## alpha
==> flow/design.v (excerpt) <==
module ALU_Top #(parameter Data_In_Width = 16)
(
    input   wire            [Data_In_Width-1 : 0]    A ,      
    input   wire            [Data_In_Width-1 : 0]    B ,      
    input   wire                          [3 : 0]    ALU_FUN,   
    input   wire                                     CLK,
    input   wire                                     RST,
    output  wire      [(2*Data_In_Width)-1 : 0]      Arith_OUT,   
    output  wire                                     Arith_Flag,
    output  wire            [Data_In_Width-1 : 0]    Logic_OUT, 
    output  wire                                     Logic_Flag,
    output  wire                          [1 : 0]    CMP_OUT,
    output  wire                                     CMP_Flag,
    output  wire            [Data_In_Width-1 : 0]    Shift_OUT, 
    output  wire                                     Shift_Flag
);
clock: 17.5 ns
lec_check: 0
cap_margin: 40
cell_pad_in_sites_global_placement: 0
core_margin: 2
core_utilization: 72
cts_cluster_diameter: 394
cts_cluster_size: 34
place_density: 0.37
setup_slack_margin: -1.66
slew_margin: 40
run.sh (not shown) runs the stock make flow with config.mk's settings and CLKGATE_MAP_FILE=.
Flow for alpha halted at 3_5_place_dp, error code DPL-0038.
Changes in beta relative to alpha:
==> flow/config.mk <==
export PLATFORM = sky130hd
export DESIGN_NAME = ALU_Top
export DESIGN_NICKNAME = ALU_Top
export VERILOG_FILES = /design/flow/design.v
export SDC_FILE = /design/flow/constraint.sdc
export NUM_CORES = 4
export LEC_CHECK = 0
export CAP_MARGIN = 20
export CORE_MARGIN = 2
export CORE_UTILIZATION = 40
export SLEW_MARGIN = 20
==> flow/constraint.sdc <==
create_clock -name core_clock -period 83.7 [get_ports {CLK}]
set_input_delay 16.7400 -clock core_clock [delete_from_list [all_inputs] [get_ports {CLK}]]
set_output_delay 16.7400 -clock core_clock [all_outputs]
set_load 0.01 [all_outputs]
Results
alpha did not make it past 3_5_place_dp, where a tool error ended it. beta reached the final stage; the timing, design-rule and antenna checks on its layout passed. Comparing alpha and beta, number of rows created at floorplan is lower on alpha. Synthesized instance count: beta vs alpha identical. beta ended with more area of the chip than alpha. Summary of beta over alpha: pre-placement core utilization has decreased, final weighted congestion in routability-driven placement has decreased, fraction of synthesis flops using an asynchronous set or reset pin has remained practically unchanged, width of the die has increased, adder and majority cell fraction of the synthesized area has remained practically unchanged. For number of library cell types mapped by synthesis, alpha and beta come out practically identical.
Here is what was changed in the inputs of gamma compared with beta.
--- a/flow/config.mk
+++ b/flow/config.mk
@@ -6,6 +6,9 @@
 export NUM_CORES = 4
 export LEC_CHECK = 0
+export ABC_AREA = 1
 export CAP_MARGIN = 20
 export CORE_MARGIN = 2
-export CORE_UTILIZATION = 40
+export CORE_UTILIZATION = 59
+export CTS_CLUSTER_SIZE = 99
+export SETUP_SLACK_MARGIN = 3.98
 export SLEW_MARGIN = 20
==> flow/constraint.sdc <==
create_clock -name core_clock -period 29.6 [get_ports {CLK}]
set_input_delay 5.9200 -clock core_clock [delete_from_list [all_inputs] [get_ports {CLK}]]
set_output_delay 5.9200 -clock core_clock [all_outputs]
set_load 0.01 [all_outputs]
The log for gamma ends in 5_1_grt with error GRT-0232, so the run never completed. From beta to gamma the numbers moved as follows: buffers inserted during post-CTS setup optimization shows an increase of 660; minimum setup slack after placement shows a reduction of 40.62 ns; weighted congestion at the end of routability-driven global placement shows an increase of 0.046; horizontal extent of the die shows a reduction of about 20%; chip area in the Yosys report shows a reduction of about 3.6%. Compared with beta, gamma shows a lower share of synthesized cell area in and-or and or-and compound cells. Measured against each other, beta and gamma differ in area after synthesis, the higher figure coming from beta. Sort beta and gamma by die area desc -> top: beta.
## Diff of input files: delta against gamma
--- a/flow/config.mk
+++ b/flow/config.mk
@@ -6,9 +6,6 @@
 export NUM_CORES = 4
 export LEC_CHECK = 0
-export ABC_AREA = 1
 export CAP_MARGIN = 20
 export CORE_MARGIN = 2
-export CORE_UTILIZATION = 59
-export CTS_CLUSTER_SIZE = 99
-export SETUP_SLACK_MARGIN = 3.98
+export CORE_UTILIZATION = 34
 export SLEW_MARGIN = 20
==> flow/constraint.sdc <==
create_clock -name core_clock -period 123.0 [get_ports {CLK}]
set_input_delay 24.6000 -clock core_clock [delete_from_list [all_inputs] [get_ports {CLK}]]
set_output_delay 24.6000 -clock core_clock [all_outputs]
set_load 0.01 [all_outputs]
Findings:
- Post-synthesis sequential area ratio: delta vs gamma — no meaningful difference
- The die size in delta sits 79% above the value recorded for gamma.
- Synthesized instance count ended up 8.6% lower on delta than on gamma.
- Compare gamma and delta | xor and xnor fraction of the mapped netlist area lower: gamma
- Compared with gamma, delta shows a higher height of the chip.
- delta closes out successfully: all stages finished, all timing, DRC and antenna checks passed.
- Yosys-reported design area after synthesis grows by a few percent when moving from gamma to delta.
For epsilon, these inputs were changed with respect to delta:
--- a/flow/config.mk
+++ b/flow/config.mk
@@ -6,6 +6,9 @@
 export NUM_CORES = 4
 export LEC_CHECK = 0
+export ABC_AREA = 1
 export CAP_MARGIN = 20
 export CORE_MARGIN = 2
-export CORE_UTILIZATION = 34
+export CORE_UTILIZATION = 68
+export CTS_CLUSTER_SIZE = 96
+export PLACE_DENSITY = 0.37
 export SLEW_MARGIN = 20
==> flow/constraint.sdc <==
create_clock -name core_clock -period 90.6 [get_ports {CLK}]
set_input_delay 18.1200 -clock core_clock [delete_from_list [all_inputs] [get_ports {CLK}]]
set_output_delay 18.1200 -clock core_clock [all_outputs]
set_load 0.01 [all_outputs]
Summary of delta and epsilon: one run falls short of a clean finish, namely epsilon. Against delta, the final cell area of epsilon is higher. Met1 demand-to-capacity share in global routing, delta and epsilon: larger value in epsilon. Of epsilon and delta, it is epsilon that has the higher layout-stage area growth over the synthesis result. Of delta and epsilon, the run reporting the higher wire length was delta.

---

## north
Starting RTL as in the previous note.
Settings: LEC_CHECK=0, ABC_AREA=1, CAP_MARGIN=5, CELL_PAD_IN_SITES_DETAIL_PLACEMENT=1, CELL_PAD_IN_SITES_GLOBAL_PLACEMENT=1, CORE_ASPECT_RATIO=1.5, CORE_MARGIN=10, CORE_UTILIZATION=17, CTS_CLUSTER_DIAMETER=83, GPL_ROUTABILITY_DRIVEN=1, GPL_TIMING_DRIVEN=0, MAX_ROUTING_LAYER=met4, PLACE_DENSITY=0.55, SLEW_MARGIN=30, TNS_END_PERCENT=65; clock period 49.1 ns.
north: all stages done; final checks FAILED (negative setup slack).
Inputs modified between north and south:
- removing ABC_AREA (formerly 1)
- removing TNS_END_PERCENT (formerly 65)
- removing CELL_PAD_IN_SITES_DETAIL_PLACEMENT (formerly 1)
- removing CTS_CLUSTER_DIAMETER (formerly 83)
- changing PLACE_DENSITY from 0.55 to 0.39
- removing CORE_ASPECT_RATIO (formerly 1.5)
- removing MAX_ROUTING_LAYER (formerly met4)
- changing SLEW_MARGIN from 30 to 40
- removing GPL_ROUTABILITY_DRIVEN (formerly 1)
- changing CORE_UTILIZATION from 17 to 45
- removing GPL_TIMING_DRIVEN (formerly 0)
- changing CORE_MARGIN from 10 to 2
- changing the clock period (ns, I/O delays scaled along) from 49.1 to 56.5
Findings:
south ran in full, but the layout does not pass; the checks complain about negative setup slack. Between south and north, worst setup slack is lower for north, south comes in above that. Relative to north, mean area per synthesized cell increased by about 14% in south. north ended up with B[13] as its critical path launch point; south ended up with B[12]. Global-route usage (higher): south. Number of cells after detailed placement shrinks by a few percent when moving from north to south. Number of fill cells shrinks by more than half when moving from north to south. Proportion of final cell area spent on non-clock buffers (higher): south. Looking at end point of the critical path, the ins_Arithmetic_Unit.arith_out[24]$_DFF_PN0_ result is from north; the ins_Arithmetic_Unit.arith_out[27]$_DFF_PN0_ one comes from south. Relative to north, the wire length of the first global-routing pass of south is higher by 1.6%.
Here is what was changed in the inputs of east compared with south.
- a change of CORE_UTILIZATION from 45 to 56
- a change of PLACE_DENSITY from 0.39 to 0.44
[summary]
- The log for east ends in global routing (5_1_grt) with error GRT-0232, so the run never completed.
- south → east: share of synthesized registers carrying an async set or reset stayed essentially flat; die size shrank by 20000 um^2.
- east against south; total cell area at the placement stage is down by a few percent.
The following lists how west was set up differently from east:
- a change of CORE_UTILIZATION from 56 to 20
- a change of SLEW_MARGIN from 40 to 30
- a change of PLACE_DENSITY from 0.44 to 0.55
- an added CELL_PAD_IN_SITES_DETAIL_PLACEMENT of 2
- an added CTS_CLUSTER_DIAMETER of 83
- an added GPL_TIMING_DRIVEN of 0
Results
- The flow completed for west, but it is not clean: the layout still shows max-capacitance violations, max-slew violations, negative setup slack.
- Die size: west exceeds east
- Delta (west minus east): core footprint went up; count of input and output buffers went down by about 0.9%.
- The pre-CTS worst setup slack of west was inferior to that of east.
- Measured against east, the chip width of west comes out at 1.7 times the reference value.
- In the flow results for east and west, the starting utilization of the core area is larger on east.
- west vs east: detailed placer's ending HPWL up by more than 10%
- In west relative to east, number of buffers added for setup after CTS had gone up by more than 100%.
- west against east: average cell area after synthesis level; cell area after placement went down by 11000 um^2.
For middle, these inputs were changed with respect to west:
- SLEW_MARGIN now 20, was 30
- CTS_CLUSTER_DIAMETER no longer set, was 83
- PLACE_DENSITY no longer set, was 0.55
- GPL_TIMING_DRIVEN no longer set, was 0
- CORE_UTILIZATION now 40, was 20
- CAP_MARGIN now 20, was 5
- MIN_ROUTING_LAYER now met2, previously not set
- CELL_PAD_IN_SITES_GLOBAL_PLACEMENT no longer set, was 1
- the clock period (ns, I/O delays scaled along) now 85.0, was 56.5
==> comparison <==
In middle relative to west, horizontal extent of the die had gone down by more than a quarter. The layout from west, despite a flow that completed every stage, fails the layout checks, with the failing checks listed as max-capacitance violations, max-slew violations, negative setup slack. middle | ERROR | detailed placement (3_5_place_dp). Relative to west, starting density of the core has increased by 20 points in middle. Comparing middle against west, there is no change at all in total cell area reported by yosys after synthesis. west has a higher number of cell rows than middle. Going from west to middle, multiplexer area fraction after synthesis has remained practically unchanged, die extent in y went down by about 30%, total die size moved down, synthesized cell count barely changed. Diff west and middle: core area lower in middle. middle ends up with a number of I/O port buffers that is 0.94% higher than in west.

---

## run A
Starting RTL as in the previous note.
// ALU_Top
module ALU_Top #(parameter Data_In_Width = 16)
(
    input   wire            [Data_In_Width-1 : 0]    A ,      
    input   wire            [Data_In_Width-1 : 0]    B ,      
    input   wire                          [3 : 0]    ALU_FUN,   
    input   wire                                     CLK,
    input   wire                                     RST,
    output  wire      [(2*Data_In_Width)-1 : 0]      Arith_OUT,   
    output  wire                                     Arith_Flag,
    output  wire            [Data_In_Width-1 : 0]    Logic_OUT, 
    output  wire                                     Logic_Flag,
    output  wire                          [1 : 0]    CMP_OUT,
    output  wire                                     CMP_Flag,
    output  wire            [Data_In_Width-1 : 0]    Shift_OUT, 
    output  wire                                     Shift_Flag
);
wire    Arith_Enable;
wire    Logic_Enable;
wire    CMP_Enable;
wire    Shift_Enable;
wire    Over_Flow;
Decoder_2_to_4_Unit ins_Decoder_2_to_4_Unit (
    .alu_fun (ALU_FUN),
    .arith_En (Arith_Enable),
    .logic_En (Logic_Enable),
    .cmp_En (CMP_Enable),
    .shift_En (Shift_Enable)
);
Arithmetic_Unit ins_Arithmetic_Unit (
    .A_in (A),
    .B_in (B),
    .alu_fun (ALU_FUN),
    .CLK_in (CLK),
    .RST_in (RST),
    .arith_En (Arith_Enable),
    .arith_out (Arith_OUT),
    .arith_flag (Arith_Flag),
    .over_flow (Over_Flow)
);
Logic_Unit ins_Logic_unit (
    .A_in (A),
    .B_in (B),
    .alu_fun (ALU_FUN),
    .CLK_in (CLK),
    .RST_in (RST),
    .logic_En (Logic_Enable),
    .logic_out (Logic_OUT),
    .logic_flag (Logic_Flag)
);
CMP_Unit ins_CMP_Unit (
    .A_in (A),
    .B_in (B),
    .alu_fun  (ALU_FUN),
    .CLK_in (CLK),
    .RST_in (RST),
    .cmp_En (CMP_Enable),
    .cmp_out (CMP_OUT),
    .cmp_flag (CMP_Flag)
);
Shift_unit ins_Shift_Unit (
    .A_in (A),
    .B_in (B),
    .alu_fun  (ALU_FUN),
    .CLK_in (CLK),
    .RST_in (RST),
    .shift_En (Shift_Enable),
    .shift_out (Shift_OUT),
    .shift_flag (Shift_Flag)
);
endmodule
==> flow/config.mk <==
export PLATFORM = sky130hd
export DESIGN_NAME = ALU_Top
export DESIGN_NICKNAME = ALU_Top
export VERILOG_FILES = /design/flow/design.v
export SDC_FILE = /design/flow/constraint.sdc
export NUM_CORES = 4
export LEC_CHECK = 0
export ABC_AREA = 1
export CAP_MARGIN = 40
export CORE_ASPECT_RATIO = 0.5
export CORE_MARGIN = 2
export CORE_UTILIZATION = 72
export CTS_CLUSTER_DIAMETER = 400
export CTS_CLUSTER_SIZE = 98
export PLACE_DENSITY = 0.43
export SLEW_MARGIN = 20
export TNS_END_PERCENT = 10
==> flow/constraint.sdc <==
create_clock -name core_clock -period 61.1 [get_ports {CLK}]
set_input_delay 12.2200 -clock core_clock [delete_from_list [all_inputs] [get_ports {CLK}]]
set_output_delay 12.2200 -clock core_clock [all_outputs]
set_load 0.01 [all_outputs]
As the logs show, run A stopped at detailed placement (3_5_place_dp) after a tool error, so it never reached the end of the flow.
What run B does differently from run A at the input level:
- removing CTS_CLUSTER_DIAMETER (formerly 400)
- changing CORE_ASPECT_RATIO from 0.5 to 1.42
## What came out
Run status, run B: aborted in clock tree synthesis (4_1_cts), error DPL-0038
Diff run A -> run B: floorplan-stage core utilization up 0.16 points; number of ports placed on the die boundary neither gained nor lost much; post-synthesis mux area share saw little to no change; synthesized netlist cell count comparable.
Area after synthesis came out exactly the same in run B and run A.
Comparing run B and run A, global placer's final weighted congestion is higher on run A.
From run A to run B, post-synthesis area per instance did not move at all.
Run A → run B: die boundary height grew by 67%, die size held steady.
Die boundary width (run B vs. run A) decreases by more than a quarter
--- input diff run B..run C ---
- a deleted PLACE_DENSITY that had been 0.43
- a change of CTS_CLUSTER_SIZE from 98 to 100
- a deleted TNS_END_PERCENT that had been 10
- a change of CORE_UTILIZATION from 72 to 69
- a change of CAP_MARGIN from 40 to 20
- a deleted CORE_ASPECT_RATIO that had been 1.42
- a change of the clock period (ns, I/O delays scaled along) from 61.1 to 123.0
Findings:
- Run C was carried through to the last stage, and its layout satisfied the timing, design-rule and antenna checks.
- Comparing run B and run C, the higher row count was measured on run B.
- | number of cells produced by synthesis | run C vs run B | ≈ equal |
- As far as mean cell area of the mapped netlist goes, run C and run B are indistinguishable; the numbers are identical.
- Summary of run C over run B: area after detailed placement shrank by 22%; pre-CTS worst setup slack increased 36,140 ps; final weighted congestion in routability-driven placement -0.043; count of boundary I/O pins did not really move.
- The higher HPWL after detailed placement of run B and run C is in run B.
- Going from run B to run C, die height dropped about 14%; total die size up 4.2%.
[inputs] run D vs run C
- clearing CTS_CLUSTER_SIZE, which used to be 100
- swapping 69 for 58 in CORE_UTILIZATION
- clearing ABC_AREA, which used to be 1
- swapping 123.0 for 73.0 in the clock period (ns, I/O delays scaled along)
Notes after the runs:
- The log for run D ends in global routing (5_1_grt) with error GRT-0232, so the run never completed.
- Number of buffers inserted by port buffering: run C vs run D, no meaningful difference
- Lower area of the core region was reported by run C, not run D.
- Going from run C to run D, area of the mapped netlist grew by a few percent.
- In run D, number of cell instances after yosys synthesis is lower than in run C.
- Run D -> run C: top-level port count delta 0, exact match
- For the pre-CTS setup slack, run D came in 16,610 ps lower than run C did.
- Chip area from the yosys synthesis statistics was higher in run D than in run C.
- Gate count of the mapped netlist in run D vs run C: down about 9%
- In run D, the total of cells resized after clock tree synthesis came out 382 above the value in run C.

---

exp/willow:
The RTL this note starts from:
==> flow/design.v <==
module Decoder_2_to_4_Unit
(
    input   wire    [3 : 0] alu_fun,     
    output  reg     arith_En,
    output  reg     logic_En,
    output  reg     cmp_En,
    output  reg     shift_En
);
wire    [1:0]   alu_fun_MSBs = alu_fun[3:2];
always @ (*)
    begin
        case (alu_fun_MSBs)
        2'b00 : begin
                    arith_En = 1'b1;    
                    logic_En = 1'b0;
                    cmp_En = 1'b0;
                    shift_En = 1'b0;
                end 
        2'b01 : begin
                    arith_En = 1'b0;   
                    logic_En = 1'b1;    
                    cmp_En = 1'b0;
                    shift_En = 1'b0;
                end 
        2'b10 : begin
                    arith_En = 1'b0;   
                    logic_En = 1'b0;
                    cmp_En = 1'b1;      
                    shift_En = 1'b0;
                end 
        2'b11 : begin
                    arith_En = 1'b0;   
                    logic_En = 1'b0;
                    cmp_En = 1'b0;
                    shift_En = 1'b1;    
                end 
        endcase
    end
endmodule
module Arithmetic_Unit #(parameter Data_In_Width = 16)
(
    input   wire    signed  [Data_In_Width-1 : 0]    A_in ,      
    input   wire    signed  [Data_In_Width-1 : 0]    B_in ,      
    input   wire                          [3 : 0]    alu_fun,    
    input   wire                                     CLK_in,
    input   wire                                     RST_in,
    input   wire                                     arith_En,
    output  reg         [(2*Data_In_Width)-1 : 0]    arith_out,  
    output  reg                                      arith_flag,
    output  reg                                      over_flow
);
wire    [1:0]   alu_fun_LSBs = alu_fun[1:0];      
reg     [(2*Data_In_Width)-1 : 0]   arith_out_comb;
reg     arith_flag_comb;
reg     over_flow_comb;
always @ (posedge CLK_in or negedge RST_in)   
    begin
        if (!RST_in)
            begin
               arith_out  <= 'sb0; 
               arith_flag <= 1'b0;
               over_flow  <= 1'b0;
            end
        else
            begin
                arith_out  <= arith_out_comb;
                arith_flag <= arith_flag_comb;
                over_flow  <= over_flow_comb;
            end
    end
always @ (*)
    begin
        if (arith_En)
            begin
                arith_flag_comb = 1'b1;
                case (alu_fun_LSBs)
                    2'b00 : {over_flow_comb , arith_out_comb} = A_in + B_in ;
                    2'b10 : {over_flow_comb , arith_out_comb} = A_in * B_in ;
                    2'b01 : {over_flow_comb , arith_out_comb} = A_in - B_in ;
                    2'b11 : begin over_flow_comb = 1'b0; arith_out_comb = (B_in != 'sb0) ? A_in / B_in : 'sb0 ; end   
                endcase
            end
        else
            begin
                arith_flag_comb = 1'b0;
                arith_out_comb = 'sb0;
                over_flow_comb = 1'b0;
            end
    end
endmodule
module Logic_Unit #(parameter Data_In_Width = 16) 
(
    input   wire    [Data_In_Width-1 : 0]    A_in ,    
    input   wire    [Data_In_Width-1 : 0]    B_in ,    
    input   wire                  [3 : 0]    alu_fun,  
    input   wire                             CLK_in,
    input   wire                             RST_in,
    input   wire                             logic_En,
    output  reg    [Data_In_Width-1 : 0]     logic_out, 
    output  reg                              logic_flag
);
wire    [1:0]   alu_fun_LSBs = alu_fun[1:0];      
reg     [Data_In_Width-1 : 0]   logic_out_comb;
reg     logic_flag_comb;
always @ (posedge CLK_in or negedge RST_in)       
    begin
        if (!RST_in)
            begin
                logic_out  <= 'b0;
                logic_flag <= 1'b0;
            end
        else
            begin
                logic_out  <= logic_out_comb;
                logic_flag <= logic_flag_comb;
            end
    end
always @ (*)
    begin
        if (logic_En)
            begin
                logic_flag_comb = 1'b1;
                case (alu_fun_LSBs)
                2'b00 : logic_out_comb = A_in & B_in;    
                2'b01 : logic_out_comb = A_in | B_in;    
                2'b10 : logic_out_comb = ~(A_in & B_in);     
                2'b11 : logic_out_comb = ~(A_in | B_in);     
                endcase
            end
        else
            begin
                logic_flag_comb = 1'b0;
                logic_out_comb = 'b0;
            end
    end
endmodule
module CMP_Unit #(parameter Data_In_Width = 16)
(
    input   wire    signed  [Data_In_Width-1 : 0]    A_in ,      
    input   wire    signed  [Data_In_Width-1 : 0]    B_in ,      
    input   wire                          [3 : 0]    alu_fun,    
    input   wire                                     CLK_in,
    input   wire                                     RST_in,
    input   wire                                     cmp_En,
    output  reg             [1 : 0]                  cmp_out,
    output  reg                                      cmp_flag
);
wire    [1 : 0]   alu_fun_LSBs = alu_fun[1:0];      
reg     [1 : 0]   cmp_out_comb;
reg     cmp_flag_comb;
always @ (posedge CLK_in or negedge RST_in)
    begin
        if (!RST_in)
            begin
                cmp_out  <= 'sb0;
                cmp_flag <= 1'b0;
            end
        else
            begin
                cmp_out  <= cmp_out_comb;
                cmp_flag <= cmp_flag_comb;
            end
    end
always @ (*)
    begin
        if (cmp_En)
            begin
                case (alu_fun_LSBs)
                2'b00 : begin
                            cmp_flag_comb = 1'b0;
                            cmp_out_comb = 'sb0;
                        end
                2'b01 : begin
                            cmp_flag_comb = 1'b1;
                            cmp_out_comb = (A_in == B_in) ? 'sd1 : 'sd0;
                        end
                2'b10 : begin
                            cmp_flag_comb = 1'b1;
                            cmp_out_comb = (A_in > B_in) ?  'sd2 : 'sd0;
                        end
                2'b11 : begin   
                            cmp_flag_comb = 1'b1;
                            cmp_out_comb = (A_in < B_in) ?  'sd3 : 'sd0;
                        end
                endcase
            end
        else
            begin
                cmp_flag_comb = 1'b0;
                cmp_out_comb = 'sb0;
            end
    end
endmodule
module Shift_unit #(parameter Data_In_Width = 16)
(
    input   wire    signed  [Data_In_Width-1 : 0]    A_in ,      
    input   wire    signed  [Data_In_Width-1 : 0]    B_in ,      
    input   wire                          [3 : 0]    alu_fun,    
    input   wire                                     CLK_in,
    input   wire                                     RST_in,
    input   wire                                     shift_En,
    output  reg     signed  [Data_In_Width-1 : 0]    shift_out, 
    output  reg                                      shift_flag
);
wire    [1:0]   alu_fun_LSBs = alu_fun[1:0];      
reg     [Data_In_Width-1 : 0]   shift_out_comb;
reg     shift_flag_comb;
always @ (posedge CLK_in or negedge RST_in)
    begin
        if (!RST_in)
            begin
                shift_out  <= 'sb0;
                shift_flag <= 1'b0;
            end
        else
            begin
                shift_out  <= shift_out_comb;
                shift_flag <= shift_flag_comb;
            end
    end
always @ (*)
    begin
        if (shift_En)
            begin
                shift_flag_comb = 1'b1;
                case (alu_fun_LSBs)
                2'b00 : shift_out_comb = (A_in >> 1'b1);    
                2'b01 : shift_out_comb = (A_in << 1'b1);    
                2'b10 : shift_out_comb = (B_in >> 1'b1);    
                2'b11 : shift_out_comb = (B_in << 1'b1);    
                endcase
            end
        else
            begin
                shift_flag_comb = 1'b0;
                shift_out_comb = 'sb0;
            end
    end
endmodule
module ALU_Top #(parameter Data_In_Width = 16)
(
    input   wire            [Data_In_Width-1 : 0]    A ,      
    input   wire            [Data_In_Width-1 : 0]    B ,      
    input   wire                          [3 : 0]    ALU_FUN,   
    input   wire                                     CLK,
    input   wire                                     RST,
    output  wire      [(2*Data_In_Width)-1 : 0]      Arith_OUT,   
    output  wire                                     Arith_Flag,
    output  wire            [Data_In_Width-1 : 0]    Logic_OUT, 
    output  wire                                     Logic_Flag,
    output  wire                          [1 : 0]    CMP_OUT,
    output  wire                                     CMP_Flag,
    output  wire            [Data_In_Width-1 : 0]    Shift_OUT, 
    output  wire                                     Shift_Flag
);
wire    Arith_Enable;
wire    Logic_Enable;
wire    CMP_Enable;
wire    Shift_Enable;
wire    Over_Flow;
Decoder_2_to_4_Unit ins_Decoder_2_to_4_Unit (
    .alu_fun (ALU_FUN),
    .arith_En (Arith_Enable),
    .logic_En (Logic_Enable),
    .cmp_En (CMP_Enable),
    .shift_En (Shift_Enable)
);
Arithmetic_Unit ins_Arithmetic_Unit (
    .A_in (A),
    .B_in (B),
    .alu_fun (ALU_FUN),
    .CLK_in (CLK),
    .RST_in (RST),
    .arith_En (Arith_Enable),
    .arith_out (Arith_OUT),
    .arith_flag (Arith_Flag),
    .over_flow (Over_Flow)
);
Logic_Unit ins_Logic_unit (
    .A_in (A),
    .B_in (B),
    .alu_fun (ALU_FUN),
    .CLK_in (CLK),
    .RST_in (RST),
    .logic_En (Logic_Enable),
    .logic_out (Logic_OUT),
    .logic_flag (Logic_Flag)
);
CMP_Unit ins_CMP_Unit (
    .A_in (A),
    .B_in (B),
    .alu_fun  (ALU_FUN),
    .CLK_in (CLK),
    .RST_in (RST),
    .cmp_En (CMP_Enable),
    .cmp_out (CMP_OUT),
    .cmp_flag (CMP_Flag)
);
Shift_unit ins_Shift_Unit (
    .A_in (A),
    .B_in (B),
    .alu_fun  (ALU_FUN),
    .CLK_in (CLK),
    .RST_in (RST),
    .shift_En (Shift_Enable),
    .shift_out (Shift_OUT),
    .shift_flag (Shift_Flag)
);
endmodule
Settings: LEC_CHECK=0, ABC_AREA=1, CAP_MARGIN=20, CORE_MARGIN=2, CORE_UTILIZATION=72, CTS_CLUSTER_DIAMETER=392, CTS_CLUSTER_SIZE=99, GPL_ROUTABILITY_DRIVEN=0, PLACE_DENSITY=0.4, SETUP_SLACK_MARGIN=3.98, SLEW_MARGIN=20, TNS_END_PERCENT=10; clock period 29.6 ns.
exp/willow: DPL-0033 in 3_5_place_dp -> run aborted
### exp/willow -> exp/zinc
--- a/flow/config.mk
+++ b/flow/config.mk
@@ -11,8 +11,5 @@
 export CORE_UTILIZATION = 72
-export CTS_CLUSTER_DIAMETER = 392
-export CTS_CLUSTER_SIZE = 99
-export GPL_ROUTABILITY_DRIVEN = 0
-export PLACE_DENSITY = 0.4
-export SETUP_SLACK_MARGIN = 3.98
+export CTS_CLUSTER_DIAMETER = 233
+export PLACE_DENSITY_LB_ADDON = 0.19
 export SLEW_MARGIN = 20
-export TNS_END_PERCENT = 10
+export TNS_END_PERCENT = 5
==> flow/constraint.sdc <==
create_clock -name core_clock -period 69.6 [get_ports {CLK}]
set_input_delay 13.9200 -clock core_clock [delete_from_list [all_inputs] [get_ports {CLK}]]
set_output_delay 13.9200 -clock core_clock [all_outputs]
set_load 0.01 [all_outputs]
==> comparison <==
Diff exp/willow -> exp/zinc: post-synthesis cell type count level, number of cells in Yosys stat comparable, sequential-to-total area share from yosys stat roughly the same, synthesized cell count neither gained nor lost much. Reported for exp/willow and exp/zinc, overall die area turned out identical to the last digit. From exp/zinc to exp/willow, number of flip-flops and latches in the synthesized netlist did not move at all. Comparing exp/zinc against exp/willow, there is no change at all in number of rows in the core area. Run status, exp/zinc: aborted in 4_1_cts, error DPL-0038. Taking exp/willow as the reference, in exp/zinc post-synth tally of flip-flops with integrated enable about even, area after synthesis has remained practically unchanged, summed standard-cell area reported by yosys neither gained nor lost much.
--- input diff exp/zinc..exp/ember ---
--- a/flow/config.mk
+++ b/flow/config.mk
@@ -7,8 +7,6 @@
 export LEC_CHECK = 0
-export ABC_AREA = 1
 export CAP_MARGIN = 20
 export CORE_MARGIN = 2
-export CORE_UTILIZATION = 72
-export CTS_CLUSTER_DIAMETER = 233
-export PLACE_DENSITY_LB_ADDON = 0.19
+export CORE_UTILIZATION = 58
+export HOLD_SLACK_MARGIN = 0.29
 export SLEW_MARGIN = 20
==> flow/constraint.sdc <==
create_clock -name core_clock -period 73.0 [get_ports {CLK}]
set_input_delay 14.6000 -clock core_clock [delete_from_list [all_inputs] [get_ports {CLK}]]
set_output_delay 14.6000 -clock core_clock [all_outputs]
set_load 0.01 [all_outputs]
==> comparison <==
- exp/ember failed in 5_1_grt with GRT-0232.
- Of exp/zinc and exp/ember, the higher post-synthesis share of cell area spent on and, or, nand and nor gates belongs to exp/zinc.
- Mean area per synthesized cell of exp/ember exceeds that of exp/zinc by more than 10%.
- Proportion of synthesized flip-flops having asynchronous set or reset across exp/zinc and exp/ember: no real change.
- Diff exp/zinc -> exp/ember: floorplan-stage core utilization now sits lower; final RePlAce weighted congestion now sits lower; synthesized area now sits higher; post-synth area from yosys stat now sits higher.
- Site row count (exp/ember / exp/zinc): 1.13
- STATUS floorplan die area: exp/ember loses against exp/zinc
- Multiplexer share of the synthesized area: exp/ember > exp/zinc
Edits applied to the flow inputs when going from exp/ember to exp/xenon:
--- a/flow/config.mk
+++ b/flow/config.mk
@@ -9,5 +9,3 @@
 export CORE_MARGIN = 2
-export CORE_UTILIZATION = 58
-export HOLD_SLACK_MARGIN = 0.29
+export CORE_UTILIZATION = 40
 export SLEW_MARGIN = 20
-export TNS_END_PERCENT = 5
==> flow/constraint.sdc <==
create_clock -name core_clock -period 85.0 [get_ports {CLK}]
set_input_delay 17.0000 -clock core_clock [delete_from_list [all_inputs] [get_ports {CLK}]]
set_output_delay 17.0000 -clock core_clock [all_outputs]
set_load 0.01 [all_outputs]
[summary]
Of exp/ember and exp/xenon, just one finished clean: exp/xenon. No final results exist for exp/ember, since it was stopped by error GRT-0232 during 5_1_grt. Going from exp/ember to exp/xenon, die width has increased, synthesized area has remained practically unchanged, number of distinct library cells after synthesis has remained practically unchanged, post-place instance area has decreased, floorplan core area has increased. As far as maximum buffer depth of the clock tree goes, exp/ember and exp/xenon are indistinguishable; the numbers are identical. Against exp/ember, die size in exp/xenon rose by more than a quarter.
